File: flow/run.sh
#!/bin/bash
# the make line also repeats each setting of config.mk as NAME=value (left out here)
make -C /OpenROAD-flow-scripts/flow DESIGN_CONFIG=/design/flow/config.mk WORK_HOME=/design/flow/orfs CLKGATE_MAP_FILE= finish
File: flow/config.mk
export PLATFORM = sky130hd
export DESIGN_NAME = sram_logger
export DESIGN_NICKNAME = sram_logger
export VERILOG_FILES = /design/flow/design.v
export SDC_FILE = /design/flow/constraint.sdc
export NUM_CORES = 4
export LEC_CHECK = 0
export ABC_AREA = 1
export CAP_MARGIN = 35
export CELL_PAD_IN_SITES_GLOBAL_PLACEMENT = 2
export CORE_MARGIN = 5
export CORE_UTILIZATION = 72
export CTS_CLUSTER_DIAMETER = 168
export CTS_CLUSTER_SIZE = 31
export GPL_ROUTABILITY_DRIVEN = 0
export GPL_TIMING_DRIVEN = 0
export HOLD_SLACK_MARGIN = -0.06
export MAX_ROUTING_LAYER = met4
export MIN_ROUTING_LAYER = met1
export PLACE_DENSITY_LB_ADDON = 0.04
export SETUP_SLACK_MARGIN = 0.39
export SLEW_MARGIN = 20
export TNS_END_PERCENT = 25
File: flow/constraint.sdc
create_clock -name core_clock -period 11.5 [get_ports {CLK_48MHZ}]
set_input_delay 2.3000 -clock core_clock [delete_from_list [all_inputs] [get_ports {CLK_48MHZ}]]
set_output_delay 2.3000 -clock core_clock [all_outputs]
set_load 0.01 [all_outputs]
File: flow/design.v
module memory_controller( CLK_48MHZ,RESET,SRAM_STATUS,READ_CMD, GEIG_DATA, MAG_DATA
,READ_ADDRESS,READ_CHIP_SELECT,WRITE_ADDRESS,WRITE_CHIP_SELECT
,NEXT_READ,NEXT_WRITE,DATA_OUT,ADDRESS_OUT,CHIP_SELECT,CMD_OUT);
input CLK_48MHZ,RESET,SRAM_STATUS, READ_CMD;
input [79:0] GEIG_DATA;
input [79:0] MAG_DATA;
output [17:0] READ_ADDRESS;
output READ_CHIP_SELECT;
output [17:0] WRITE_ADDRESS;
output WRITE_CHIP_SELECT;
output NEXT_READ, NEXT_WRITE;
output [15:0] DATA_OUT;
output [17:0] ADDRESS_OUT;
output CHIP_SELECT;
output [1:0] CMD_OUT;
reg [79:0] geig_prev;
reg [79:0] geig_buffer;
parameter new_geig_cmd =2'b01;
parameter num_geig_cycles = 5;
reg [79:0] mag_prev;
reg [79:0] mag_buffer;
parameter new_mag_cmd =2'b10;
parameter num_mag_cycles = 5;
reg [79:0] data_buffer;
reg read_prev;
parameter new_read_cmd = 2'b11;
reg [7:0] schedule;
reg [2:0] num_cycles;
reg [2:0] write_count;
reg busy_hold;
reg next_write;
reg next_read;
reg [17:0] address_out;
reg chip_select;
reg [15:0] data_out;
reg [1:0] cmd_out;
assign NEXT_WRITE = next_write;
assign NEXT_READ = next_read;
assign CMD_OUT = cmd_out;
assign ADDRESS_OUT=address_out;
assign CHIP_SELECT=chip_select;
assign DATA_OUT = data_out;
reg [17:0] r_address;
reg r_chip_select;
reg [17:0] w_address;
reg w_chip_select;
assign READ_ADDRESS = r_address;
assign READ_CHIP_SELECT = r_chip_select;
assign WRITE_ADDRESS = w_address;
assign WRITE_CHIP_SELECT = w_chip_select;
always @(posedge CLK_48MHZ or negedge RESET)
begin
if (RESET==1'b0) begin
    schedule = 8'b00000000;
    busy_hold = 1'b0;
    write_count=4'b0000;
    next_write<=0;
    next_read<=0;
    cmd_out<=2'b00;
    num_cycles=0;
    address_out<=17'b0;
    chip_select<=1'b0;
    data_out<=0;
    mag_prev=80'b0;
    geig_prev=80'b0;
    geig_buffer=80'b0;
    mag_buffer=80'b0;
    data_buffer=80'b0;
    read_prev=1'b0;
    r_address<=18'b0;
    r_chip_select<=1'b0;
    w_address<=18'b0;
    w_chip_select<=1'b0;
end else begin
if (schedule[1:0] ==2'b00) begin
    schedule=schedule>>2;
end
if (geig_prev!=GEIG_DATA) begin
    geig_buffer = GEIG_DATA;
    geig_prev = GEIG_DATA;
    if (schedule[1:0] == 2'b00) begin
        schedule[1:0] = new_geig_cmd;
    end else if (schedule[3:2] ==2'b00) begin
        schedule[3:2] = new_geig_cmd;
    end else if (schedule[5:4] == 2'b00) begin
        schedule[5:4] = new_geig_cmd;
    end else begin
        schedule[7:6] = new_geig_cmd;
    end
end else begin
    geig_prev= GEIG_DATA;
end
if (mag_prev!=MAG_DATA) begin
    mag_buffer = MAG_DATA;
    mag_prev = MAG_DATA;
    if (schedule[1:0] == 2'b00) begin
        schedule[1:0] = new_mag_cmd;
    end else if (schedule[3:2] ==2'b00) begin
        schedule[3:2] = new_mag_cmd;
    end else if (schedule[5:4] == 2'b00) begin
        schedule[5:4] = new_mag_cmd;
    end else begin
        schedule[7:6] = new_mag_cmd;
    end
end else begin
    mag_prev=MAG_DATA;
end
if ((READ_CMD ==1'b1) && (read_prev ==1'b0) && (RESET==1'b1))begin
    read_prev=READ_CMD;
    if (schedule[1:0] == 2'b00) begin
        schedule[1:0] = new_read_cmd;
    end else if (schedule[3:2] ==2'b00) begin
        schedule[3:2] = new_read_cmd;
    end else if (schedule[5:4] == 2'b00) begin
        schedule[5:4] = new_read_cmd;
    end else begin
        schedule[7:6] = new_read_cmd;
    end
end else begin
    read_prev = READ_CMD;
end
if (((schedule[1:0] == new_geig_cmd) || (schedule[1:0] == new_mag_cmd)) && (RESET==1'b1)) begin
    if ((schedule[1:0] == new_geig_cmd) && (write_count==0)) begin
        num_cycles=num_geig_cycles;
        data_buffer[79:0] = geig_buffer;
    end else if ((schedule[1:0] == new_mag_cmd) && (write_count==0)) begin
        num_cycles = num_mag_cycles;
        data_buffer[79:0]=mag_buffer;
    end
    if (write_count<num_cycles) begin
        if ((busy_hold==1) && (SRAM_STATUS==1)) begin
            cmd_out<=2'b00;
        end
        if ((busy_hold==1'b1)&&(SRAM_STATUS==1'b0)) begin
            next_write<=1'b1;
            if (next_write==1'b0) begin
                if (w_address == 18'b111111111111111111) begin
                    w_address <= 18'b000000000000000000;
                    w_chip_select <= !w_chip_select;
                end else begin
                    w_address <= w_address+1;
                end
            end
            data_buffer = data_buffer >>16;
            busy_hold=1'b0;
            write_count=write_count+1;
        end else if ((SRAM_STATUS==1'b0) && (busy_hold==0)) begin
            next_write<=1'b0;
            cmd_out<=2'b10;
            address_out<=WRITE_ADDRESS;
            chip_select<=WRITE_CHIP_SELECT;
            data_out<=data_buffer[15:0];
            busy_hold=1'b1;
        end
    end else if (write_count==num_cycles) begin
        write_count=0;
        schedule=schedule>>2;
    end
end else if ((schedule[1:0]==new_read_cmd) && (RESET==1'b1)) begin
    if (READ_ADDRESS == WRITE_ADDRESS) begin 
        schedule=schedule>>2;
    end else begin
        if ((SRAM_STATUS==1'b1) && (busy_hold==1)) begin
            cmd_out<=2'b00;
        end    
        if ((SRAM_STATUS==1'b0) && (busy_hold==1)) begin
            next_read<=1'b1;
            if (next_read==1'b0) begin
                if (r_address == 18'b111111111111111111) begin
                    r_address <= 18'b000000000000000000;
                    r_chip_select <= !r_chip_select;
                end else begin
                    r_address <= r_address+1;
                end
            end
            busy_hold=0;
            schedule=schedule>>2;
        end else if ((SRAM_STATUS==1'b0) && (busy_hold==0)) begin
            next_read<=1'b0;
            cmd_out<=2'b01;
            address_out<=READ_ADDRESS;
            chip_select<=READ_CHIP_SELECT;
            busy_hold=1'b1;
        end
    end
end
end  
end
endmodule
module sram_interface(CLK_48MHZ,RESET,ADDRESS_IN,DATA_IN,CMD_IN, CHIP_SELECT,
SRAM_D_IN, SRAM_D_OUT, SRAM_D_OE,
SRAM_A0,SRAM_A1,SRAM_A2,SRAM_A3,SRAM_A4,SRAM_A5,SRAM_A6,SRAM_A7,SRAM_A8,SRAM_A9,SRAM_A10,SRAM_A11,
SRAM_A12,SRAM_A13, SRAM_A14, SRAM_A15, SRAM_A16, SRAM_A17,
SRAM_SRBS0,SRAM_SRBS1,SRAM_SRBS2,SRAM_SRBS3,SRAM_CE,SRAM_WE,SRAM_OE,
STATUS,DATA_READ);
input CLK_48MHZ, RESET;
input [17:0] ADDRESS_IN;
input CHIP_SELECT;
input [15:0] DATA_IN;
input [1:0] CMD_IN;
output SRAM_A0,SRAM_A1,SRAM_A2,SRAM_A3,SRAM_A4,SRAM_A5,SRAM_A6,SRAM_A7,SRAM_A8,SRAM_A9,SRAM_A10,SRAM_A11,
SRAM_A12, SRAM_A13, SRAM_A14, SRAM_A15, SRAM_A16, SRAM_A17;
output SRAM_SRBS0,SRAM_SRBS1,SRAM_SRBS2,SRAM_SRBS3,SRAM_CE,SRAM_WE,SRAM_OE;
output STATUS;
output [15:0] DATA_READ;
input [31:0] SRAM_D_IN;
output [15:0] SRAM_D_OUT;
output SRAM_D_OE;
wire SRAM_D0,SRAM_D1,SRAM_D2,SRAM_D3,SRAM_D4,SRAM_D5,SRAM_D6,SRAM_D7,SRAM_D8,SRAM_D9,SRAM_D10,SRAM_D11,
SRAM_D12,SRAM_D13,SRAM_D14,SRAM_D15,SRAM_D16,SRAM_D17,SRAM_D18,SRAM_D19,SRAM_D20,SRAM_D21,SRAM_D22,SRAM_D23,
SRAM_D24,SRAM_D25,SRAM_D26,SRAM_D27,SRAM_D28,SRAM_D29,SRAM_D30,SRAM_D31;
assign {SRAM_D31,SRAM_D30,SRAM_D29,SRAM_D28,SRAM_D27,SRAM_D26,SRAM_D25,SRAM_D24,
        SRAM_D23,SRAM_D22,SRAM_D21,SRAM_D20,SRAM_D19,SRAM_D18,SRAM_D17,SRAM_D16,
        SRAM_D15,SRAM_D14,SRAM_D13,SRAM_D12,SRAM_D11,SRAM_D10,SRAM_D9,SRAM_D8,
        SRAM_D7,SRAM_D6,SRAM_D5,SRAM_D4,SRAM_D3,SRAM_D2,SRAM_D1,SRAM_D0} = SRAM_D_IN;
reg [15:0] dout;     
reg [15:0] dread;    
reg [17:0] address;  
reg ce,we,oe,srbs0,srbs1,srbs2,srbs3;    
reg weVAL;                   
reg busy;                    
reg write_cycle;             
reg [3:0] write_counter;     
reg read_cycle;              
reg [3:0] read_counter;      
assign SRAM_A0 = address[0];
assign SRAM_A1 = address[1];
assign SRAM_A2 = address[2];
assign SRAM_A3 = address[3];
assign SRAM_A4 = address[4];
assign SRAM_A5 = address[5];
assign SRAM_A6 = address[6];
assign SRAM_A7 = address[7];
assign SRAM_A8 = address[8];
assign SRAM_A9 = address[9];
assign SRAM_A10 = address[10];
assign SRAM_A11 = address[11];
assign SRAM_A12 = address[12];
assign SRAM_A13 = address[13];
assign SRAM_A14 = address[14];
assign SRAM_A15 = address[15];
assign SRAM_A16 = address[16];
assign SRAM_A17 = address[17];
assign SRAM_D_OUT = dout;
assign SRAM_D_OE = weVAL;
assign DATA_READ[0] = dread[0];
assign DATA_READ[1] = dread[1];
assign DATA_READ[2] = dread[2];
assign DATA_READ[3] = dread[3];
assign DATA_READ[4] = dread[4];
assign DATA_READ[5] = dread[5];
assign DATA_READ[6] = dread[6];
assign DATA_READ[7] = dread[7];
assign DATA_READ[8] = dread[8];
assign DATA_READ[9] = dread[9];
assign DATA_READ[10] = dread[10];
assign DATA_READ[11] = dread[11];
assign DATA_READ[12] = dread[12];
assign DATA_READ[13] = dread[13];
assign DATA_READ[14] = dread[14];
assign DATA_READ[15] = dread[15];
assign SRAM_CE = ce;
assign SRAM_WE = we;
assign SRAM_OE = oe;
assign SRAM_SRBS0 = srbs0;
assign SRAM_SRBS1 = srbs1;
assign SRAM_SRBS2 = srbs2;
assign SRAM_SRBS3 = srbs3;
assign STATUS=busy;
always @(negedge CLK_48MHZ or negedge RESET)
begin
if (RESET==1'b0) begin
    dout = 16'b0;
    dread <= 16'b0;
    address = 18'b0;
    ce = 1'b0;
    we = 1'b1;
    oe = 1'b1;
    srbs0 = 1'b1;
    srbs1 = 1'b1;
    srbs2 = 1'b1;
    srbs3 = 1'b1;
    weVAL = 1'b0;
    write_cycle =1'b0;
    write_counter = 4'b0;
    read_counter = 4'b0;
    read_cycle = 1'b0;
    busy = 1'b0;
end else begin
    if (busy==0) begin
        if (CMD_IN==2) begin
            write_cycle=1;
        end else if (CMD_IN==1) begin
            read_cycle=1;
        end
    end
    if (write_cycle==1'b1) begin
        if (write_counter==0) begin
            busy=1'b1;
            address = ADDRESS_IN;
            if (CHIP_SELECT==1'b0) begin
                srbs0=1'b0;
                srbs1=1'b0;
                srbs2=1'b1;
                srbs3=1'b1;
            end else begin
                srbs0=1'b1;
                srbs1=1'b1;
                srbs2=1'b0;
                srbs3=1'b0;
            end
            oe=1'b1;
            we=1'b0;
            ce=1'b0;
            weVAL=1'b1;
            dout=DATA_IN;
            write_counter=write_counter+1;
        end else if (write_counter==1) begin
            srbs0=1'b1;
            srbs1=1'b1;
            srbs2=1'b1;
            srbs3=1'b1;
            oe=1'b1;
            we=1'b1;
            ce=1'b0;
            weVAL=1'b0;
            write_counter=0;
            write_cycle=1'b0;
            busy=1'b0;
        end
    end  
    if (read_cycle==1'b1) begin
        if (read_counter==0) begin
            busy=1'b1;
            address = ADDRESS_IN;  
            ce=1'b0;
            oe=1'b0;
            we=1'b1;
            if (CHIP_SELECT==1'b0) begin
                srbs0=1'b0;
                srbs1=1'b0;
                srbs2=1'b1;
                srbs3=1'b1;
            end else begin
                srbs0=1'b1;
                srbs1=1'b1;
                srbs2=1'b0;
                srbs3=1'b0;
            end
            read_counter=read_counter+1;
        end else if (read_counter==1) begin
            if (CHIP_SELECT==1'b0) begin
                dread[0]<=SRAM_D0;
                dread[1]<=SRAM_D1;
                dread[2]<=SRAM_D2;
                dread[3]<=SRAM_D3;
                dread[4]<=SRAM_D4;
                dread[5]<=SRAM_D5;
                dread[6]<=SRAM_D6;
                dread[7]<=SRAM_D7;
                dread[8]<=SRAM_D8;
                dread[9]<=SRAM_D9;
                dread[10]<=SRAM_D10;
                dread[11]<=SRAM_D11;
                dread[12]<=SRAM_D12;
                dread[13]<=SRAM_D13;
                dread[14]<=SRAM_D14;
                dread[15]<=SRAM_D15;
            end else begin
                dread[0]<=SRAM_D16;
                dread[1]<=SRAM_D17;
                dread[2]<=SRAM_D18;
                dread[3]<=SRAM_D19;
                dread[4]<=SRAM_D20;
                dread[5]<=SRAM_D21;
                dread[6]<=SRAM_D22;
                dread[7]<=SRAM_D23;
                dread[8]<=SRAM_D24;
                dread[9]<=SRAM_D25;
                dread[10]<=SRAM_D26;
                dread[11]<=SRAM_D27;
                dread[12]<=SRAM_D28;
                dread[13]<=SRAM_D29;
                dread[14]<=SRAM_D30;
                dread[15]<=SRAM_D31;
            end
            read_counter=read_counter+1;
        end else if (read_counter == 2) begin
            oe=1'b1;
            we=1'b1;
            srbs0=1'b1;
            srbs1=1'b1;
            srbs2=1'b1;
            srbs3=1'b1;
            ce=1'b0;
            read_cycle=1'b0;
            read_counter=0;
            busy=1'b0;
        end
    end  
end  
end  
endmodule
module sram_logger(
    input         CLK_48MHZ,
    input         RESET,           
    input         READ_CMD,
    input  [79:0] GEIG_DATA,
    input  [79:0] MAG_DATA,
    input  [31:0] SRAM_D_IN,
    output [17:0] SRAM_A,
    output [3:0]  SRAM_SRBS,
    output        SRAM_CE,
    output        SRAM_WE,
    output        SRAM_OE,
    output [15:0] SRAM_D_OUT,
    output        SRAM_D_OE,
    output [15:0] DATA_READ,
    output [17:0] W_ADDRESS,
    output        W_CHIP_SELECT,
    output [17:0] R_ADDRESS,
    output        R_CHIP_SELECT
);
wire        sram_status;
wire        chip_select;
wire [15:0] data_out;
wire [17:0] address_out;
wire [1:0]  cmd_out;
memory_controller memory_controller_0(
    .CLK_48MHZ         ( CLK_48MHZ ),
    .RESET             ( RESET ),
    .SRAM_STATUS       ( sram_status ),
    .READ_CMD          ( READ_CMD ),
    .GEIG_DATA         ( GEIG_DATA ),
    .MAG_DATA          ( MAG_DATA ),
    .READ_ADDRESS      ( R_ADDRESS ),
    .READ_CHIP_SELECT  ( R_CHIP_SELECT ),
    .WRITE_ADDRESS     ( W_ADDRESS ),
    .WRITE_CHIP_SELECT ( W_CHIP_SELECT ),
    .NEXT_READ         ( ),
    .NEXT_WRITE        ( ),
    .DATA_OUT          ( data_out ),
    .ADDRESS_OUT       ( address_out ),
    .CHIP_SELECT       ( chip_select ),
    .CMD_OUT           ( cmd_out )
);
sram_interface sram_interface_0(
    .CLK_48MHZ   ( CLK_48MHZ ),
    .RESET       ( RESET ),
    .ADDRESS_IN  ( address_out ),
    .DATA_IN     ( data_out ),
    .CMD_IN      ( cmd_out ),
    .CHIP_SELECT ( chip_select ),
    .SRAM_D_IN   ( SRAM_D_IN ),
    .SRAM_D_OUT  ( SRAM_D_OUT ),
    .SRAM_D_OE   ( SRAM_D_OE ),
    .SRAM_A0 ( SRAM_A[0] ),   .SRAM_A1 ( SRAM_A[1] ),   .SRAM_A2 ( SRAM_A[2] ),
    .SRAM_A3 ( SRAM_A[3] ),   .SRAM_A4 ( SRAM_A[4] ),   .SRAM_A5 ( SRAM_A[5] ),
    .SRAM_A6 ( SRAM_A[6] ),   .SRAM_A7 ( SRAM_A[7] ),   .SRAM_A8 ( SRAM_A[8] ),
    .SRAM_A9 ( SRAM_A[9] ),   .SRAM_A10 ( SRAM_A[10] ), .SRAM_A11 ( SRAM_A[11] ),
    .SRAM_A12 ( SRAM_A[12] ), .SRAM_A13 ( SRAM_A[13] ), .SRAM_A14 ( SRAM_A[14] ),
    .SRAM_A15 ( SRAM_A[15] ), .SRAM_A16 ( SRAM_A[16] ), .SRAM_A17 ( SRAM_A[17] ),
    .SRAM_SRBS0 ( SRAM_SRBS[0] ), .SRAM_SRBS1 ( SRAM_SRBS[1] ),
    .SRAM_SRBS2 ( SRAM_SRBS[2] ), .SRAM_SRBS3 ( SRAM_SRBS[3] ),
    .SRAM_CE ( SRAM_CE ),
    .SRAM_WE ( SRAM_WE ),
    .SRAM_OE ( SRAM_OE ),
    .STATUS  ( sram_status ),
    .DATA_READ ( DATA_READ )
);
endmodule
==> out/qor.yml, run 1 <==
run_status:
  status: "stopped before the end"
  stop_stage: "global placement without I/O (3_1_place_gp_skip_io)"
  error_that_halted_the_flow: "[ERROR FLW-0024] Place density exceeds 1.0 (current PLACE_DENSITY_LB_ADDON =  0.04). Please check if the value of  PLACE_DENSITY_LB_ADDON is between 0 and 0.99."
floorplanning:
  fp.dieH_um: 202
  die_area_mm2: 0.0409
  die_width_um: 202
  area_of_the_placeable_core_mm2: 0.0365
  fp_util_pct: 72.8
  fp-row-count: 70
yosys:
  ys_top_cells_by_area: "sky130_fd_sc_hd__dfrtp_1 (46%), sky130_fd_sc_hd__nand2_1 (17%), sky130_fd_sc_hd__dfrtn_1 (5.9%), sky130_fd_sc_hd__inv_1 (4.3%), sky130_fd_sc_hd__o21ai_2 (3.9%)"
  synth_simple_gate_area_share_pct: 24.6
  ys_sh_xor_pct: 2.93
  total_cells_reported_by_yosys_after_synthesis: 3198
  share_of_synthesized_registers_carrying_an_async_set_or_reset_pct: 100
  dominant_kind_of_combinational_cell: "simple AND/OR/NAND/NOR gates"
  postSynthSeqShare_pct: 52.7
  synthesized_net_count: 3414
  syn_inst: 3198
  synth.cellmix.compoundShare_pct: 9.85
  netlist.top_cell.by_area: "sky130_fd_sc_hd__dfrtp_1"
  yosys_warnings: 2
  post_synth_num_cell_types: 54
  cell_area_after_synthesis_mm2: 0.0266
  synthAdderAreaFrac_pct: 0.988
  top_cell: "sky130_fd_sc_hd__nand2_1"
  ys_area_mm2: 0.0266
  edf_count: 0
  top_cells_by_count: "sky130_fd_sc_hd__nand2_1 (1172), sky130_fd_sc_hd__dfrtp_1 (491), sky130_fd_sc_hd__inv_1 (307)"
  syn_avg_cell_area_um2: 8.32
  ys_sh_mux_pct: 0.762
  yosysTopAreaCellShare_pct: 46.2
  flop_cell: "sky130_fd_sc_hd__dfrtp_1"
  yosys_register_bits: 560
==> run 2: changes to the inputs <==
- ABC_AREA: 1 -> default
- CAP_MARGIN: 35 -> 15
- CELL_PAD_IN_SITES_GLOBAL_PLACEMENT: 2 -> default
- CORE_MARGIN: 5 -> 2
- CORE_UTILIZATION: 72 -> 66
- CTS_CLUSTER_DIAMETER: 168 -> 255
- CTS_CLUSTER_SIZE: 31 -> 51
- GPL_ROUTABILITY_DRIVEN: 0 -> default
- GPL_TIMING_DRIVEN: 0 -> default
- HOLD_SLACK_MARGIN: -0.06 -> default
- MAX_ROUTING_LAYER: met4 -> default
- MIN_ROUTING_LAYER: met1 -> default
- PLACE_DENSITY_LB_ADDON: 0.04 -> default
- SETUP_SLACK_MARGIN: 0.39 -> 0.49
- TNS_END_PERCENT: 25 -> default
- clock period: 11.5 -> 4.83 ns (I/O delays scaled with it)
==> run 2 against run 1 <==
  * The flow stops in global routing (5_1_grt)
  * Synthesized area fell by 4.7%
  * Synthesized cell count fell by 24%
  * Die area fell by 2.1%
==> out/qor.yml, run 2 <==
yosys:
  syn_avg_cell_area_um2: 10.5  # +26%
  netlist.top_cell.by_area: "sky130_fd_sc_hd__dfrtp_1"
  yosys_warnings: 2  # unchanged
  syn_inst: 2416  # -24%
  total_cells_reported_by_yosys_after_synthesis: 2416  # -24%
  ys_sh_mux_pct: 4.98  # +4.2 points
  synth.cellmix.compoundShare_pct: 16.0  # +6.2 points
  dominant_kind_of_combinational_cell: "AND-OR/OR-AND gates"
  yosys_register_bits: 560  # unchanged
  ys_sh_xor_pct: 7.05  # +4.1 points
  edf_count: 0  # unchanged
  top_cell: "sky130_fd_sc_hd__dfrtp_1"
  post_synth_num_cell_types: 65  # +20%
  flop_cell: "sky130_fd_sc_hd__dfrtp_1"
  synthesized_net_count: 2632  # -23%
  top_cells_by_count: "sky130_fd_sc_hd__dfrtp_1 (491), sky130_fd_sc_hd__nand2_1 (444), sky130_fd_sc_hd__xnor2_1 (188)"
  postSynthSeqShare_pct: 55.3  # +2.6 points
  yosysTopAreaCellShare_pct: 48.5  # +2.3 points
  cell_area_after_synthesis_mm2: 0.0254  # -4.7%
  synthAdderAreaFrac_pct: 1.08  # +0.088 points
  synth_simple_gate_area_share_pct: 11.2  # -13 points
  share_of_synthesized_registers_carrying_an_async_set_or_reset_pct: 100  # unchanged
  ys_top_cells_by_area: "sky130_fd_sc_hd__dfrtp_1 (48%), sky130_fd_sc_hd__nand2_1 (6.6%), sky130_fd_sc_hd__xnor2_1 (6.5%), sky130_fd_sc_hd__dfrtn_1 (6.2%), sky130_fd_sc_hd__mux2i_1 (3.5%)"
  ys_area_mm2: 0.0254  # -4.7%
floorplanning:
  fp_util_pct: 67.2  # -5.7 points
  fp-row-count: 71  # +1.4%
  die_width_um: 200  # -1.1%
  die_area_mm2: 0.0400  # -2.1%
  area_of_the_placeable_core_mm2: 0.0378  # +3.4%
  design.portCount: 291
  fp.dieH_um: 200  # -1.1%
clocking:
  cts.sink_count: 560
  largest_buffer_count_on_any_clock_path: 3
  cts_htree_levels: 1
  postCtsHoldBufs: 0
  cts_inserted_buffers: 14
  cts_root_buf: "sky130_fd_sc_hd__clkbuf_16"
place:
  count_of_buffers_inserted_at_the_top_level_ports: 290
  dp_worst_setup_slack_ps: -1200
  gp_congestion: 0.911
  post-dp-hpwl_um: 58500
run_status:
  status: "stopped before the end"
  stop_stage: "global routing (5_1_grt)"
-- run 2: through the flow --
step           power, mW  cell area [um^2]  util (%)  TNS, ps  instances
2_1_floorplan       5.20             25700         -     -182       2416
3_3_place_gp        5.78             31600      83.8  -129970       3459
3_5_place_dp        5.82             31600      83.8  -145340       3459
4_1_cts             7.69             33900      89.7        0       3578
-- run 2: timing repair --
item	in CTS
resized	651
pin swaps	180
buffers inserted	77
cloned	18
endpoints found under the setup margin	246
==> run 3: changes to the inputs <==
- CAP_MARGIN: 15 -> 40
- CORE_UTILIZATION: 66 -> 70
- CTS_CLUSTER_DIAMETER: 255 -> 246
- CTS_CLUSTER_SIZE: 51 -> 18
- HOLD_SLACK_MARGIN: default -> -0.08
- PLACE_DENSITY: default -> 0.69
- SETUP_SLACK_MARGIN: 0.49 -> default
==> run 3 against run 2 <==
  * Synthesized area is the same
  * The run again fails in global routing (5_1_grt)
  * Die area decreased by 5.6%
  * Synthesized cell count unchanged
==> out/qor.yml, run 3 <==
run_status:
  status: "stopped before the end"
  stop_stage: "global routing (5_1_grt)"
floorplanning:
  area_of_the_placeable_core_mm2: 0.0357  # -5.6%
  die_width_um: 194  # -2.8%
  die_area_mm2: 0.0378  # -5.6%
  fp.dieH_um: 194  # -2.8%
  design.portCount: 291  # unchanged
  fp_util_pct: 71.1  # +4.0 points
  fp-row-count: 69  # -2.8%
yosys:
  syn_inst: 2416  # unchanged
  total_cells_reported_by_yosys_after_synthesis: 2416  # unchanged
  ys_sh_xor_pct: 7.05  # unchanged
  share_of_synthesized_registers_carrying_an_async_set_or_reset_pct: 100  # unchanged
  postSynthSeqShare_pct: 55.3  # unchanged
  dominant_kind_of_combinational_cell: "AND-OR/OR-AND gates"
  edf_count: 0  # unchanged
  ys_top_cells_by_area: "sky130_fd_sc_hd__dfrtp_1 (48%), sky130_fd_sc_hd__nand2_1 (6.6%), sky130_fd_sc_hd__xnor2_1 (6.5%), sky130_fd_sc_hd__dfrtn_1 (6.2%), sky130_fd_sc_hd__mux2i_1 (3.5%)"
  yosysTopAreaCellShare_pct: 48.5  # unchanged
  top_cells_by_count: "sky130_fd_sc_hd__dfrtp_1 (491), sky130_fd_sc_hd__nand2_1 (444), sky130_fd_sc_hd__xnor2_1 (188)"
  ys_area_mm2: 0.0254  # unchanged
  netlist.top_cell.by_area: "sky130_fd_sc_hd__dfrtp_1"
  synthAdderAreaFrac_pct: 1.08  # unchanged
  flop_cell: "sky130_fd_sc_hd__dfrtp_1"
  ys_sh_mux_pct: 4.98  # unchanged
  cell_area_after_synthesis_mm2: 0.0254  # unchanged
  yosys_register_bits: 560  # unchanged
  synthesized_net_count: 2632  # unchanged
  top_cell: "sky130_fd_sc_hd__dfrtp_1"
  synth.cellmix.compoundShare_pct: 16.0  # unchanged
  syn_avg_cell_area_um2: 10.5  # unchanged
  post_synth_num_cell_types: 65  # unchanged
  yosys_warnings: 2  # unchanged
  synth_simple_gate_area_share_pct: 11.2  # unchanged
clocking:
  cts_inserted_buffers: 37  # +23
  cts_root_buf: "sky130_fd_sc_hd__clkbuf_16"
  cts.sink_count: 560  # unchanged
  largest_buffer_count_on_any_clock_path: 3  # unchanged
  cts_htree_levels: 2  # +1
  postCtsHoldBufs: 0  # unchanged
place:
  post-dp-hpwl_um: 60900  # +4.1%
  count_of_buffers_inserted_at_the_top_level_ports: 290  # unchanged
  dp_worst_setup_slack_ps: -1330  # -126 ps
  gp_congestion: 0.966  # +6.1%
==> run 3: metrics by stage <==
stage	power, mW	instances	cell area, um^2	utilization, %	hold WS (ps)
2_1_floorplan	5.20	2416	25500	-	389
3_3_place_gp	5.80	3423	31600	88.7	327
3_5_place_dp	5.84	3425	31700	88.8	333
4_1_cts	8.86	3512	33100	92.8	151
==> run 3: timing repair <==
| item | 4_1_cts |
|---|---|
| gates resized | 157 |
| pin swaps | 67 |
| endpoints found under the setup margin | 213 |
| buffers inserted | 24 |
==> run 4: changes to the inputs <==
- CAP_MARGIN: 40 -> 0
- CORE_UTILIZATION: 70 -> 40
- CTS_CLUSTER_DIAMETER: 246 -> default
- CTS_CLUSTER_SIZE: 18 -> default
- HOLD_SLACK_MARGIN: -0.08 -> -0.02
- PLACE_DENSITY: 0.69 -> default
- clock period: 4.83 -> 9.53 ns (I/O delays scaled with it)
==> run 4 against run 3 <==
  * The run now finishes clean
  * Synthesized cell count unchanged
  * Die area increased by 73%
  * Synthesized area unchanged
==> out/qor.yml, run 4 <==
timing:
  fin_tns_setup_ps: 0
  number_of_endpoints_failing_setup_at_the_final_stage: 0
  drv_slew: 0
  fin_hold_viols: 0
  max-slew-margin-rel_pct: 28.8
  rsz0062_at_grt: "false"
  postLayoutSetupSlackWorst_ps: 1160
  tightestPinTransition_ps: 1060
  finalClockSkew_ps: 54.5
power:
  pwr-share-clk_pct: 46.1
  top_power_group: "sequential cells"
  static-leakage-power_nw: 13.1
  finalPower_mw: 5.23
  pwr-share-seq_pct: 47.4
  clock_group_power_mw: 2.41
  relative_contribution_of_combinational_cells_to_total_power_pct: 6.5
  p_switching_mw: 1.25
  pwr.group.combinational_uw: 338
  power.internal_mw: 3.98
  vdd.ir_drop.worst_mv: 0.147
  powerDensity_mw_per_mm2: 170
  net_switching_fraction_of_the_power_pct: 23.9
  seq-power_mw: 2.48
run:
  log.warning_count: 50
  max-cap-violations: 0
yosys:
  cell_area_after_synthesis_mm2: 0.0254  # unchanged
  ys_sh_mux_pct: 4.98  # unchanged
  total_cells_reported_by_yosys_after_synthesis: 2416  # unchanged
  netlist.top_cell.by_area: "sky130_fd_sc_hd__dfrtp_1"
  synthesized_net_count: 2632  # unchanged
  yosysTopAreaCellShare_pct: 48.5  # unchanged
  synth.cellmix.compoundShare_pct: 16.0  # unchanged
  synthAdderAreaFrac_pct: 1.08  # unchanged
  postSynthSeqShare_pct: 55.3  # unchanged
  top_cells_by_count: "sky130_fd_sc_hd__dfrtp_1 (491), sky130_fd_sc_hd__nand2_1 (444), sky130_fd_sc_hd__xnor2_1 (188)"
  top_cell: "sky130_fd_sc_hd__dfrtp_1"
  yosys_register_bits: 560  # unchanged
  ys_top_cells_by_area: "sky130_fd_sc_hd__dfrtp_1 (48%), sky130_fd_sc_hd__nand2_1 (6.6%), sky130_fd_sc_hd__xnor2_1 (6.5%), sky130_fd_sc_hd__dfrtn_1 (6.2%), sky130_fd_sc_hd__mux2i_1 (3.5%)"
  syn_avg_cell_area_um2: 10.5  # unchanged
  edf_count: 0  # unchanged
  flop_cell: "sky130_fd_sc_hd__dfrtp_1"
  yosys_warnings: 2  # unchanged
  syn_inst: 2416  # unchanged
  share_of_synthesized_registers_carrying_an_async_set_or_reset_pct: 100  # unchanged
  ys_sh_xor_pct: 7.05  # unchanged
  post_synth_num_cell_types: 65  # unchanged
  ys_area_mm2: 0.0254  # unchanged
  dominant_kind_of_combinational_cell: "AND-OR/OR-AND gates"
  synth_simple_gate_area_share_pct: 11.2  # unchanged
floorplanning:
  fp-row-count: 92  # +33%
  fp.dieH_um: 256  # +32%
  die_area_mm2: 0.0654  # +73%
  area_of_the_placeable_core_mm2: 0.0629  # +76%
  fp_util_pct: 40.3  # -31 points
  die_width_um: 256  # +32%
  design.portCount: 291  # unchanged
clocking:
  postCtsResizedCells: 0  # -100%
  path_clk_slew_ps: 40
  cts.sink_count: 560  # unchanged
  setup_fix_bufs_post_cts: 0  # -100%
  cts_inserted_buffers: 60  # +62%
  largest_buffer_count_on_any_clock_path: 3  # unchanged
  postCtsHoldBufs: 0  # unchanged
  cts_root_buf: "sky130_fd_sc_hd__clkbuf_16"
  cts_htree_levels: 2  # unchanged
  clock_latency_ps: 660
  cts_tree: "yes"
route:
  drcViolationCount: 0
  detail_route.wl_per_cell_um: 22.2
  routed_wl_um: 78100
  detailedRoute.firstPassIterationCount: 5
  dr_total_vias: 19166
  route.detailed.vias_per_inst: 5.45
  drtIter0Drc: 1760
  postRouteAntennaNets: 0
worst_setup_path:
  reg2reg_from: "sram_interface_0.busy$_DFF_NN0_"
  path_class: "flip-flop to primary output"
  worst-path-max-fanout: 2
  critPathLaunchType: "flip-flop"
  setup.worst_path.start: "sram_interface_0.we$_DFF_NN1_"
  worst_path_top_cell_family_by_delay: "flip-flops"
  worstRegToRegCells: 8
  worst-r2r-setup-slack_ps: 1940
  worstSetupEndpoint: "SRAM_WE"
  worst_r2r_dst: "memory_controller_0.w_address[8]$_DFFE_PN0P_"
  cpMaxStageDelayCell: "sky130_fd_sc_hd__dfstp_2"
  wp_data_arrival_ps: 6470
  slowest_delay_ps: 530
  cp.buffers_inverters: 1
  cp-end-kind: "primary output"
  crit_required_ps: 7620
  path_depth: 1
  critical_path.cell_chain: "clkdlybuf4s50_1"
place:
  count_of_buffers_inserted_at_the_top_level_ports: 290  # unchanged
  gp_congestion: 0.827  # -14%
  place.detailed.instances: 3400  # -0.73%
  post-dp-hpwl_um: 56300  # -7.5%
  dp_worst_setup_slack_ps: 1810  # +3140 ps
  dpl-instance-area_mm2: 0.0287  # -9.3%
grt:
  largest_net_degree_at_the_start_of_global_routing: 171
  overflow: 0
  grt_pass1_vias: 19286
  grt_use_total_pct: 23.7
  grt_antenna_before_repair: 3
  global_route_wire_length_before_repair_um: 119000
final_layout:
  nets: 2837
  final_cell_area_mm2: 0.0308
  fin_cells: 3519
  area_growth_pct: 21.5
hold_path:
  endpoint_worst_hold: "sram_interface_0.write_counter[3]$_DFFE_NN0P_"
  min_path_cells: 0
  worst_hold_path_type: "flip-flop to flip-flop"
  timing.hold.worst.start: "sram_interface_0.write_counter[3]$_DFFE_NN0P_"
run_status:
  status: "complete, no violations"
run 4: area by class of cell:
cell class / instances / area, um^2
clock inverters: 42 / 408
multi-input cells: 1604 / 10300
inverters: 73 / 274
repair buffers: 316 / 3120
well taps: 846 / 1060
clock buffers: 77 / 1660
diodes: 1 / 2.50
fillers: 5752 / 32000
flip-flops and latches: 560 / 14000
run 4: layer usage:
layer  global-route usage, %  vias up  wire length (um)
met1                    30.7     9504             32500
met2                    39.6      604             38300
li1                        -     8914                 -
met4                    10.1        2              3440
met3                    3.67      142              3900
met5                       0        -                13
run 4: metrics by stage:
stage	util (%)	hold slack, ps
6_report	49.0	323
5_1_grt	49.0	337
4_1_cts	49.0	328
3_5_place_dp	45.7	329
3_3_place_gp	45.7	329
2_1_floorplan	-	389
==> run 5: changes to the inputs <==
- ABC_AREA: default -> 1
- CAP_MARGIN: 0 -> 5
- CTS_CLUSTER_DIAMETER: default -> 150
- GPL_ROUTABILITY_DRIVEN: default -> 0
- GPL_TIMING_DRIVEN: default -> 1
- SETUP_SLACK_MARGIN: default -> 2.35
- TNS_END_PERCENT: default -> 20
==> run 5 against run 4 <==
  * Still clean
  * Critical path depth stayed put
  * Clock skew grew 5.1 ps
  * Routed wire length fell by 2.2%
  * Non-clock buffer count is 4 higher
  * Core utilization fell by 0.15 points
  * Count of clock-buffer cells in the layout rose by 17
  * Synthesized area is 4.9% higher
  * Largest power group unchanged
==> out/qor.yml, run 5 <==
timing:
  tightestPinTransition_ps: 1040  # -19.8 ps
  drv_slew: 0  # unchanged
  finalClockSkew_ps: 59.6  # +5.12 ps
  rsz0062_at_grt: "true"
  number_of_endpoints_failing_setup_at_the_final_stage: 0  # unchanged
  postLayoutSetupSlackWorst_ps: 1600  # +443 ps
  hold-worst-slack_ps: 328  # +4.89 ps
  fin_hold_viols: 0  # unchanged
  max-slew-margin-rel_pct: 30.2  # +1.3 points
  fin_tns_setup_ps: 0  # unchanged
grt:
  overflow: 0  # unchanged
  global_route_wire_length_before_repair_um: 117000  # -2.5%
  largest_net_degree_at_the_start_of_global_routing: 170  # -0.58%
  grt_pass1_vias: 19664  # +2.0%
  grt_antenna_before_repair: 8  # +5
  grt_use_total_pct: 22.2  # -1.5 points
worst_setup_path:
  worst_r2r_dst: "memory_controller_0.w_address[17]$_DFFE_PN0P_"
  wp_data_arrival_ps: 6020  # -450 ps
  worst-r2r-setup-slack_ps: 2100  # +160 ps
  path_class: "flip-flop to primary output"
  cp-end-kind: "primary output"
  worst_path_top_cell_family_by_delay: "flip-flops"
  worst-path-max-fanout: 2  # unchanged
  worstRegToRegCells: 11  # +3
  setup.worst_path.start: "sram_interface_0.address[9]$_DFF_NN0_"
  cp.buffers_inverters: 1  # unchanged
  reg2reg_from: "sram_interface_0.busy$_DFF_NN0_"
  crit_required_ps: 7620  # about the same
  critical_path.cell_chain: "dlygate4sd2_1"
  path_depth: 1  # unchanged
  critPathLaunchType: "flip-flop"
  cpMaxStageDelayCell: "sky130_fd_sc_hd__dfrtn_1"
  slowest_delay_ps: 400  # -130 ps
  worstSetupEndpoint: "SRAM_A[9]"
power:
  seq-power_mw: 2.78  # +12%
  powerDensity_mw_per_mm2: 202  # +19%
  relative_contribution_of_combinational_cells_to_total_power_pct: 18.3  # +12 points
  static-leakage-power_nw: 15.6  # +19%
  finalPower_mw: 6.49  # +24%
  p_switching_mw: 1.92  # +54%
  net_switching_fraction_of_the_power_pct: 29.5  # +5.6 points
  pwr-share-seq_pct: 42.9  # -4.5 points
  pwr.group.combinational_mw: 1.19  # +250%
  pwr-share-clk_pct: 38.8  # -7.3 points
  top_power_group: "sequential cells"
  vdd.ir_drop.worst_mv: 0.148  # +0.54%
  clock_group_power_mw: 2.52  # +5%
  power.internal_mw: 4.58  # +15%
hold_path:
  min_path_cells: 0  # unchanged
  timing.hold.worst.start: "sram_interface_0.write_counter[3]$_DFFE_NN0P_"
  worst_hold_path_type: "flip-flop to flip-flop"
  endpoint_worst_hold: "sram_interface_0.write_counter[3]$_DFFE_NN0P_"
yosys:
  dominant_kind_of_combinational_cell: "simple AND/OR/NAND/NOR gates"
  flop_cell: "sky130_fd_sc_hd__dfrtp_1"
  synthesized_net_count: 3414  # +30%
  synthAdderAreaFrac_pct: 0.988  # -0.088 points
  syn_avg_cell_area_um2: 8.32  # -21%
  edf_count: 0  # unchanged
  yosysTopAreaCellShare_pct: 46.2  # -2.3 points
  ys_sh_mux_pct: 0.762  # -4.2 points
  postSynthSeqShare_pct: 52.7  # -2.6 points
  ys_sh_xor_pct: 2.93  # -4.1 points
  top_cell: "sky130_fd_sc_hd__nand2_1"
  total_cells_reported_by_yosys_after_synthesis: 3198  # +32%
  top_cells_by_count: "sky130_fd_sc_hd__nand2_1 (1172), sky130_fd_sc_hd__dfrtp_1 (491), sky130_fd_sc_hd__inv_1 (307)"
  cell_area_after_synthesis_mm2: 0.0266  # +4.9%
  post_synth_num_cell_types: 54  # -17%
  ys_top_cells_by_area: "sky130_fd_sc_hd__dfrtp_1 (46%), sky130_fd_sc_hd__nand2_1 (17%), sky130_fd_sc_hd__dfrtn_1 (5.9%), sky130_fd_sc_hd__inv_1 (4.3%), sky130_fd_sc_hd__o21ai_2 (3.9%)"
  netlist.top_cell.by_area: "sky130_fd_sc_hd__dfrtp_1"
  syn_inst: 3198  # +32%
  share_of_synthesized_registers_carrying_an_async_set_or_reset_pct: 100  # unchanged
  synth.cellmix.compoundShare_pct: 9.85  # -6.2 points
  yosys_register_bits: 560  # unchanged
  ys_area_mm2: 0.0266  # +4.9%
  synth_simple_gate_area_share_pct: 24.6  # +13 points
  yosys_warnings: 2  # unchanged
clocking:
  cts_inserted_buffers: 66  # +10%
  largest_buffer_count_on_any_clock_path: 3  # unchanged
  cts.sink_count: 560  # unchanged
  postCtsHoldBufs: 0  # unchanged
  clock_latency_ps: 630  # -30 ps
  cts_htree_levels: 3  # +1
  path_clk_slew_ps: 50  # about the same
  cts_tree: "yes"
  cts_root_buf: "sky130_fd_sc_hd__clkbuf_16"
place:
  post-dp-hpwl_um: 55200  # -1.9%
  count_of_buffers_inserted_at_the_top_level_ports: 290  # unchanged
  dpl-instance-area_mm2: 0.0299  # +3.9%
  dp_worst_setup_slack_ps: 1790  # -16.4 ps
  place.detailed.instances: 4225  # +24%
floorplanning:
  die_width_um: 262  # +2.4%
  design.portCount: 291  # unchanged
  fp_util_pct: 40.4  # +0.11 points
  die_area_mm2: 0.0686  # +4.8%
  area_of_the_placeable_core_mm2: 0.0657  # +4.6%
  fp.dieH_um: 262  # +2.4%
  fp-row-count: 94  # +2.2%
route:
  dr_total_vias: 20968  # +9.4%
  drcViolationCount: 0  # unchanged
  detailedRoute.firstPassIterationCount: 6  # +1
  drtIter0Drc: 2074  # +18%
  detail_route.wl_per_cell_um: 17.5  # -21%
  postRouteAntennaNets: 0  # unchanged
  routed_wl_um: 76400  # -2.2%
  route.detailed.vias_per_inst: 4.80  # -12%
final_layout:
  area_growth_pct: 20.8
  fin_cells: 4367  # +24%
  post-route-util_pct: 48.9  # -0.15 points
  final_cell_area_mm2: 0.0321  # +4.3%
  nets: 3665  # +29%
run_status:
  status: "complete, no violations"
run:
  log.warning_count: 56  # +12%
  max-cap-violations: 0  # unchanged
[run 5: metal layers]
metal  vias to the layer above  part of all wire (%)  GRT usage [%]
li1                      10481                     -              -
met1                      9895                    49           33.6
met2                       489                    44           32.8
met3                        93                   6.0           4.00
met4                        10                   1.8           5.87
met5                         -                 0.086              0
[run 5: final cells by class]
| cell class | count | area (um^2) |
|---|---|---|
| Inverter | 338 | 1280 |
| Timing Repair inverter | 3 | 20.0 |
| Multi-Input combinational cell | 2154 | 10400 |
| Timing Repair Buffer | 320 | 3110 |
| Antenna cell | 3 | 7.51 |
| Clock inverter | 31 | 253 |
| Clock buffer | 94 | 1920 |
| Fill cell | 6305 | 33600 |
| Tap cell | 864 | 1080 |
| Sequential cell | 560 | 14000 |
[run 5: timing repair]
item,in CTS,in global routing
hold endpoints to repair,0,0
cloned,0,3
setup endpoints to repair,124,158
setup buffers,6,5
gates resized,153,42
==> run 6: changes to the inputs <==
- ABC_AREA: 1 -> 0
- CAP_MARGIN: 5 -> 25
- CORE_ASPECT_RATIO: default -> 0.72
- CORE_MARGIN: 2 -> 3
- CORE_UTILIZATION: 40 -> 72
- CTS_CLUSTER_DIAMETER: 150 -> 39
- CTS_CLUSTER_SIZE: default -> 83
- GPL_ROUTABILITY_DRIVEN: 0 -> default
- HOLD_SLACK_MARGIN: -0.02 -> default
- MAX_ROUTING_LAYER: default -> met4
- PLACE_DENSITY: default -> 0.52
- SETUP_SLACK_MARGIN: 2.35 -> 0.75
- TNS_END_PERCENT: 20 -> 15
- clock period: 9.53 -> 5.02 ns (I/O delays scaled with it)
==> run 6 against run 5 <==
  * The run now fails in clock tree synthesis (4_1_cts)
  * Die area fell by 45%
  * Synthesized area fell by 4.7%
  * Synthesized cell count fell by 24%
==> out/qor.yml, run 6 <==
run_status:
  status: "stopped before the end"
  stop_stage: "clock tree synthesis (4_1_cts)"
  error_that_halted_the_flow: "[ERROR DPL-0038] Utilization greater than 100%, impossible to legalize"
yosys:
  dominant_kind_of_combinational_cell: "AND-OR/OR-AND gates"
  flop_cell: "sky130_fd_sc_hd__dfrtp_1"
  ys_sh_mux_pct: 4.98  # +4.2 points
  edf_count: 0  # unchanged
  ys_top_cells_by_area: "sky130_fd_sc_hd__dfrtp_1 (48%), sky130_fd_sc_hd__nand2_1 (6.6%), sky130_fd_sc_hd__xnor2_1 (6.5%), sky130_fd_sc_hd__dfrtn_1 (6.2%), sky130_fd_sc_hd__mux2i_1 (3.5%)"
  yosysTopAreaCellShare_pct: 48.5  # +2.3 points
  post_synth_num_cell_types: 65  # +20%
  syn_avg_cell_area_um2: 10.5  # +26%
  cell_area_after_synthesis_mm2: 0.0254  # -4.7%
  synth.cellmix.compoundShare_pct: 16.0  # +6.2 points
  yosys_register_bits: 560  # unchanged
  ys_sh_xor_pct: 7.05  # +4.1 points
  synthesized_net_count: 2632  # -23%
  synth_simple_gate_area_share_pct: 11.2  # -13 points
  synthAdderAreaFrac_pct: 1.08  # +0.088 points
  total_cells_reported_by_yosys_after_synthesis: 2416  # -24%
  postSynthSeqShare_pct: 55.3  # +2.6 points
  share_of_synthesized_registers_carrying_an_async_set_or_reset_pct: 100  # unchanged
  netlist.top_cell.by_area: "sky130_fd_sc_hd__dfrtp_1"
  ys_area_mm2: 0.0254  # -4.7%
  yosys_warnings: 2  # unchanged
  top_cells_by_count: "sky130_fd_sc_hd__dfrtp_1 (491), sky130_fd_sc_hd__nand2_1 (444), sky130_fd_sc_hd__xnor2_1 (188)"
  top_cell: "sky130_fd_sc_hd__dfrtp_1"
  syn_inst: 2416  # -24%
floorplanning:
  area_of_the_placeable_core_mm2: 0.0342  # -48%
  design.portCount: 291  # unchanged
  fp.dieH_um: 165  # -37%
  fp_util_pct: 74.1  # +34 points
  die_area_mm2: 0.0375  # -45%
  die_width_um: 227  # -13%
  fp-row-count: 57  # -39%
place:
  dp_worst_setup_slack_ps: -1180  # -2980 ps
  post-dp-hpwl_um: 68200  # +23%
  count_of_buffers_inserted_at_the_top_level_ports: 290  # unchanged
  gp_congestion: 1.01
run 6: metrics by stage:
stage | instance area (um^2) | hold WS, ps | std cells | TNS, ps
2_1_floorplan | 25600 | 389 | 2416 | 0
3_3_place_gp | 31800 | 326 | 3424 | -103850
3_5_place_dp | 31800 | 348 | 3424 | -139860
==> run 7: changes to the inputs <==
- ABC_AREA: 0 -> default
- CAP_MARGIN: 25 -> 20
- CORE_ASPECT_RATIO: 0.72 -> default
- CORE_MARGIN: 3 -> 2
- CORE_UTILIZATION: 72 -> 40
- CTS_CLUSTER_DIAMETER: 39 -> default
- CTS_CLUSTER_SIZE: 83 -> default
- GPL_TIMING_DRIVEN: 1 -> default
- MAX_ROUTING_LAYER: met4 -> default
- PLACE_DENSITY: 0.52 -> default
- SETUP_SLACK_MARGIN: 0.75 -> 0.96
- TNS_END_PERCENT: 15 -> default
- clock period: 5.02 -> 8.69 ns (I/O delays scaled with it)
==> run 7 against run 6 <==
  * The run now finishes clean
  * Synthesized cell count unchanged
  * Synthesized area is the same
  * Die area rose by 74%
==> out/qor.yml, run 7 <==
final_layout:
  nets: 2842
  post-route-util_pct: 49.0
  area_growth_pct: 21.6
  fin_cells: 3519
  filler_cell_count: 5763
timing:
  postLayoutSetupSlackWorst_ps: 1000
  hold-worst-slack_ps: 327
  tightestPinTransition_ps: 1180
  fin_hold_viols: 0
  max-slew-margin-rel_pct: 21.1
  rsz0062_at_grt: "false"
  finalClockSkew_ps: 61.1
  drv_slew: 0
  fin_tns_setup_ps: 0
  number_of_endpoints_failing_setup_at_the_final_stage: 0
route:
  route.detailed.vias_per_inst: 5.47
  routed-wl-met2_um: 38400
  dr_total_vias: 19237
  wl_met1_um: 32600
  drcViolationCount: 0
  met3RoutedLength_um: 4410
  count_of_antenna_diodes_in_the_layout: 0
  routed_wl_um: 78900
  postRouteAntennaNets: 0
  detail_route.wl_per_cell_um: 22.4
  detailedRoute.firstPassIterationCount: 8
  drtIter0Drc: 1633
  top_signal_layer_used: "met4"
yosys:
  ys_sh_mux_pct: 4.98  # unchanged
  synth.cellmix.compoundShare_pct: 16.0  # unchanged
  postSynthSeqShare_pct: 55.3  # unchanged
  top_cells_by_count: "sky130_fd_sc_hd__dfrtp_1 (491), sky130_fd_sc_hd__nand2_1 (444), sky130_fd_sc_hd__xnor2_1 (188)"
  yosys_register_bits: 560  # unchanged
  post_synth_num_cell_types: 65  # unchanged
  edf_count: 0  # unchanged
  flop_cell: "sky130_fd_sc_hd__dfrtp_1"
  ys_area_mm2: 0.0254  # unchanged
  synthesized_net_count: 2632  # unchanged
  syn_inst: 2416  # unchanged
  dominant_kind_of_combinational_cell: "AND-OR/OR-AND gates"
  netlist.top_cell.by_area: "sky130_fd_sc_hd__dfrtp_1"
  top_cell: "sky130_fd_sc_hd__dfrtp_1"
  ys_sh_xor_pct: 7.05  # unchanged
  ys_top_cells_by_area: "sky130_fd_sc_hd__dfrtp_1 (48%), sky130_fd_sc_hd__nand2_1 (6.6%), sky130_fd_sc_hd__xnor2_1 (6.5%), sky130_fd_sc_hd__dfrtn_1 (6.2%), sky130_fd_sc_hd__mux2i_1 (3.5%)"
  share_of_synthesized_registers_carrying_an_async_set_or_reset_pct: 100  # unchanged
  synth_simple_gate_area_share_pct: 11.2  # unchanged
  syn_avg_cell_area_um2: 10.5  # unchanged
  cell_area_after_synthesis_mm2: 0.0254  # unchanged
  yosysTopAreaCellShare_pct: 48.5  # unchanged
  yosys_warnings: 2  # unchanged
  synthAdderAreaFrac_pct: 1.08  # unchanged
  total_cells_reported_by_yosys_after_synthesis: 2416  # unchanged
hold_path:
  worst_hold_path_type: "flip-flop to flip-flop"
  timing.hold.worst.start: "sram_interface_0.write_counter[3]$_DFFE_NN0P_"
  min_path_cells: 0
  endpoint_worst_hold: "sram_interface_0.write_counter[3]$_DFFE_NN0P_"
run:
  log.warning_count: 48
  max-cap-violations: 0
worst_setup_path:
  cpMaxStageDelayCell: "sky130_fd_sc_hd__clkdlybuf4s50_1"
  worst-path-max-fanout: 2
  worst_r2r_dst: "memory_controller_0.data_buffer[45]$_DFFE_PN0P_"
  path_class: "flip-flop to primary output"
  cp-end-kind: "primary output"
  worst_path_top_cell_family_by_delay: "buffers and inverters"
  worst-r2r-setup-slack_ps: 1540
  worstRegToRegCells: 8
  critPathLaunchType: "flip-flop"
  worstSetupEndpoint: "SRAM_D_OUT[15]"
  reg2reg_from: "sram_interface_0.busy$_DFF_NN0_"
  crit_required_ps: 6950
  cp.buffers_inverters: 1
  slowest_delay_ps: 560
  path_depth: 1
  setup.worst_path.start: "sram_interface_0.dout[15]$_DFFE_NN0P_"
  critical_path.cell_chain: "clkdlybuf4s50_1"
  wp_data_arrival_ps: 5950
place:
  post-dp-hpwl_um: 57100  # -16%
  place.detailed.instances: 3404  # -0.58%
  count_of_buffers_inserted_at_the_top_level_ports: 290  # unchanged
  gp_congestion: 0.871  # -14%
  dp_worst_setup_slack_ps: 1450  # +2630 ps
power:
  p_switching_mw: 1.34
  static-leakage-power_nw: 13.2
  powerDensity_mw_per_mm2: 185
  seq-power_mw: 2.72
  top_power_group: "sequential cells"
  relative_contribution_of_combinational_cells_to_total_power_pct: 6.5
  clock_group_power_mw: 2.61
  power.internal_mw: 4.36
  vdd.ir_drop.worst_mv: 0.182
  pwr.group.combinational_uw: 373
  pwr-share-seq_pct: 47.7
  pwr-share-clk_pct: 45.8
  net_switching_fraction_of_the_power_pct: 23.6
grt:
  grt_antenna_before_repair: 0
  largest_net_degree_at_the_start_of_global_routing: 170
  overflow: 0
  grt_pass1_vias: 19140
  grt_use_total_pct: 24.0
  global_route_wire_length_before_repair_um: 121000
floorplanning:
  design.portCount: 291  # unchanged
  die_area_mm2: 0.0654  # +74%
  fp.dieH_um: 256  # +55%
  die_width_um: 256  # +13%
  fp-row-count: 92  # +61%
  fp_util_pct: 40.3  # -34 points
  area_of_the_placeable_core_mm2: 0.0629  # +84%
clocking:
  clock_latency_ps: 660
  cts_root_buf: "sky130_fd_sc_hd__clkbuf_16"
  largest_buffer_count_on_any_clock_path: 3
  cts_htree_levels: 2
  setup_fix_bufs_post_cts: 0
  cts_tree: "yes"
  cts.sink_count: 560
  cts_inserted_buffers: 60
  path_clk_slew_ps: 50
run_status:
  status: "complete, no violations"
-- run 7: repair_timing --
item	CTS	global route
endpoints found under the setup margin	7	2
resized	7	2
hold buffers	0	0
pin swaps	0	0
-- run 7: through the flow --
| stage | instance area [um^2] | power (mW) |
|---|---|---|
| 2_1_floorplan | 25400 | 2.89 |
| 3_3_place_gp | 28800 | 3.14 |
| 3_5_place_dp | 28800 | 3.15 |
| 4_1_cts | 30800 | 5.76 |
| 5_1_grt | 30800 | 5.90 |
| 6_report | 30800 | 5.70 |
-- run 7: cell type report --
| cell class | instances | area [um^2] | share of cell area (%) |
|---|---|---|---|
| multi-input cells | 1604 | 10300 | 33.3 |
| repair buffers | 321 | 3170 | 10.3 |
| well taps | 846 | 1060 | 3.43 |
| clock buffers | 88 | 1800 | 5.85 |
| flip-flops and latches | 560 | 14000 | 45.5 |
| inverters | 73 | 274 | 0.889 |
| clock inverters | 27 | 224 | 0.727 |
-- run 7: metal layers --
metal | up-vias | track usage [%]
met1 | 9536 | 31.3
met3 | 136 | 3.92
met2 | 649 | 40.0
li1 | 8916 | -
met4 | 0 | 9.73
met5 | - | 0
==> run 8: changes to the inputs <==
- CELL_PAD_IN_SITES_GLOBAL_PLACEMENT: default -> 1
- CORE_UTILIZATION: 40 -> 57
- GPL_ROUTABILITY_DRIVEN: default -> 1
- MAX_ROUTING_LAYER: default -> met4
- MIN_ROUTING_LAYER: default -> met2
- PLACE_DENSITY_LB_ADDON: default -> 0.2
- SETUP_SLACK_MARGIN: 0.96 -> 0.67
- TNS_END_PERCENT: default -> 40
- clock period: 8.69 -> 10.2 ns (I/O delays scaled with it)
==> run 8 against run 7 <==
  * Clock power fell by 17%
  * Critical path depth stayed put
  * Core utilization rose by 20 points
  * Final area is 1.3% lower
  * Cell count down 7.3%
  * Count of clock-buffer cells in the layout is 2 higher
  * Synthesized cell count unchanged
  * Largest cell class unchanged
  * Highest routed layer unchanged
  * Sequential power decreased by 15%
==> out/qor.yml, run 8 <==
final_layout:
  area.combinational_mm2: 0.0103  # about the same
  nets: 2839  # -0.11%
  filler_cell_count: 3412  # -41%
  area_growth_pct: 20.0
  final-seq-area_mm2: 0.0140  # unchanged
power:
  powerDensity_mw_per_mm2: 158  # -15%
  top_power_group: "sequential cells"
  static-leakage-power_nw: 13.1  # -1.0%
  net_switching_fraction_of_the_power_pct: 24.1  # +0.56 points
  pwr.group.combinational_uw: 328  # -12%
  power.internal_mw: 3.65  # -16%
  seq-power_mw: 2.32  # -15%
  vdd.ir_drop.worst_mv: 0.137  # -25%
  relative_contribution_of_combinational_cells_to_total_power_pct: 6.8  # +0.3 points
  clock_group_power_mw: 2.16  # -17%
  p_switching_mw: 1.16  # -14%
  pwr-share-seq_pct: 48.2  # +0.5 points
  pwr-share-clk_pct: 45.0  # -0.8 points
yosys:
  netlist.top_cell.by_area: "sky130_fd_sc_hd__dfrtp_1"
  postSynthSeqShare_pct: 55.3  # unchanged
  ys_sh_mux_pct: 4.98  # unchanged
  cell_area_after_synthesis_mm2: 0.0254  # unchanged
  edf_count: 0  # unchanged
  yosys_register_bits: 560  # unchanged
  syn_inst: 2416  # unchanged
  top_cells_by_count: "sky130_fd_sc_hd__dfrtp_1 (491), sky130_fd_sc_hd__nand2_1 (444), sky130_fd_sc_hd__xnor2_1 (188)"
  total_cells_reported_by_yosys_after_synthesis: 2416  # unchanged
  share_of_synthesized_registers_carrying_an_async_set_or_reset_pct: 100  # unchanged
  post_synth_num_cell_types: 65  # unchanged
  yosysTopAreaCellShare_pct: 48.5  # unchanged
  synthAdderAreaFrac_pct: 1.08  # unchanged
  flop_cell: "sky130_fd_sc_hd__dfrtp_1"
  syn_avg_cell_area_um2: 10.5  # unchanged
  ys_top_cells_by_area: "sky130_fd_sc_hd__dfrtp_1 (48%), sky130_fd_sc_hd__nand2_1 (6.6%), sky130_fd_sc_hd__xnor2_1 (6.5%), sky130_fd_sc_hd__dfrtn_1 (6.2%), sky130_fd_sc_hd__mux2i_1 (3.5%)"
  synth.cellmix.compoundShare_pct: 16.0  # unchanged
  ys_area_mm2: 0.0254  # unchanged
  top_cell: "sky130_fd_sc_hd__dfrtp_1"
  synthesized_net_count: 2632  # unchanged
  yosys_warnings: 2  # unchanged
  dominant_kind_of_combinational_cell: "AND-OR/OR-AND gates"
  ys_sh_xor_pct: 7.05  # unchanged
  synth_simple_gate_area_share_pct: 11.2  # unchanged
clocking:
  cts_tree: "yes"
  clock_latency_ps: 660  # about the same
  setup_fix_bufs_post_cts: 0  # unchanged
  postCtsHoldBufs: 0  # unchanged
  cts_htree_levels: 2  # unchanged
  postCtsResizedCells: 0  # -7
  path_clk_slew_ps: 40  # about the same
  cts_root_buf: "sky130_fd_sc_hd__clkbuf_16"
  largest_buffer_count_on_any_clock_path: 3  # unchanged
  cts.sink_count: 560  # unchanged
  cts_inserted_buffers: 57  # -5.0%
route:
  postRouteAntennaNets: 0  # unchanged
  route.detailed.vias_per_inst: 8.31  # +52%
  detail_route.wl_per_cell_um: 24.2  # +7.8%
  drtIter0Drc: 6266  # +280%
  dr_total_vias: 27108  # +41%
  drcViolationCount: 0  # unchanged
  routed_wl_um: 78800  # about the same
  detailedRoute.firstPassIterationCount: 21  # +13
grt:
  largest_net_degree_at_the_start_of_global_routing: 192  # +13%
  grt_use_total_pct: 52.6  # +29 points
  overflow: 0  # unchanged
  global_route_wire_length_before_repair_um: 120000  # -0.86%
  grt_antenna_before_repair: 0  # unchanged
  grt_pass1_vias: 29558  # +54%
timing:
  postLayoutSetupSlackWorst_ps: 1350  # +351 ps
  fin_hold_viols: 0  # unchanged
  fin_tns_setup_ps: 0  # unchanged
  number_of_endpoints_failing_setup_at_the_final_stage: 0  # unchanged
  rsz0062_at_grt: "false"
  finalClockSkew_ps: 70.5  # +9.37 ps
  tightestPinTransition_ps: 1260  # +72.7 ps
  drv_slew: 0  # unchanged
  max-slew-margin-rel_pct: 15.5  # -5.6 points
run:
  max-cap-violations: 0  # unchanged
  log.warning_count: 53  # +10%
worst_setup_path:
  wp_data_arrival_ps: 6810  # +860 ps
  worstSetupEndpoint: "SRAM_OE"
  crit_required_ps: 8160  # +1210 ps
  worst-path-max-fanout: 2  # unchanged
  slowest_delay_ps: 530  # -30 ps
  worst_r2r_dst: "memory_controller_0.w_chip_select$_DFFE_PN0P_"
  path_class: "flip-flop to primary output"
  cp.buffers_inverters: 1  # unchanged
  critPathLaunchType: "flip-flop"
  cpMaxStageDelayCell: "sky130_fd_sc_hd__dfstp_2"
  critical_path.cell_chain: "clkdlybuf4s50_1"
  worstRegToRegCells: 8  # unchanged
  path_depth: 1  # unchanged
  worst_path_top_cell_family_by_delay: "flip-flops"
  setup.worst_path.start: "sram_interface_0.oe$_DFF_NN1_"
  worst-r2r-setup-slack_ps: 1920  # +380 ps
  reg2reg_from: "sram_interface_0.busy$_DFF_NN0_"
  cp-end-kind: "primary output"
floorplanning:
  die_width_um: 215  # -16%
  fp-row-count: 77  # -16%
  fp_util_pct: 57.6  # +17 points
  fp.dieH_um: 215  # -16%
  die_area_mm2: 0.0462  # -29%
  design.portCount: 291  # unchanged
  area_of_the_placeable_core_mm2: 0.0440  # -30%
place:
  post-dp-hpwl_um: 53000  # -7.1%
  gp_congestion: 0.950  # +9.0%
  dp_worst_setup_slack_ps: 2000  # +555 ps
  count_of_buffers_inserted_at_the_top_level_ports: 290  # unchanged
hold_path:
  endpoint_worst_hold: "sram_interface_0.write_counter[3]$_DFFE_NN0P_"
  worst_hold_path_type: "flip-flop to flip-flop"
  timing.hold.worst.start: "sram_interface_0.write_counter[3]$_DFFE_NN0P_"
  min_path_cells: 0  # unchanged
run_status:
  status: "complete, no violations"
==> run 8: per-stage QoR <==
step | util (%) | cell area (um^2) | std cells | hold WS [ps] | total power, mW
finish | 69.1 | 30400 | 3262 | 330 | 4.80
global route | 69.1 | 30400 | 3259 | 348 | 4.91
CTS | 69.0 | 30400 | 3258 | 329 | 4.76
detailed placement | 64.7 | 28500 | 3150 | 329 | 2.67
global placement | 64.7 | 28500 | 3150 | 328 | 2.66
floorplan | - | 25400 | 2416 | 389 | 2.46
==> run 8: routing by layer <==
metal	wire [um]	up-vias	share of wire, %	global-route usage, %
met5	0	-	0	-
met4	10100	0	13	18.5
met3	31300	963	40	63.7
met2	37400	7728	47	60.0
met1	0	9601	0	-
li1	-	8816	-	-
==> run 8: layout make-up <==
class,instances,area share (%)
Sequential cell,560,46.1
Clock buffer,90,5.63
Timing Repair Buffer,321,10.5
Tap cell,592,2.44
Inverter,73,0.901
Clock inverter,19,0.625
Antenna cell,3,0.0247
Multi-Input combinational cell,1604,33.8
No activity file was given, so power comes from the tool's default toggle rates.
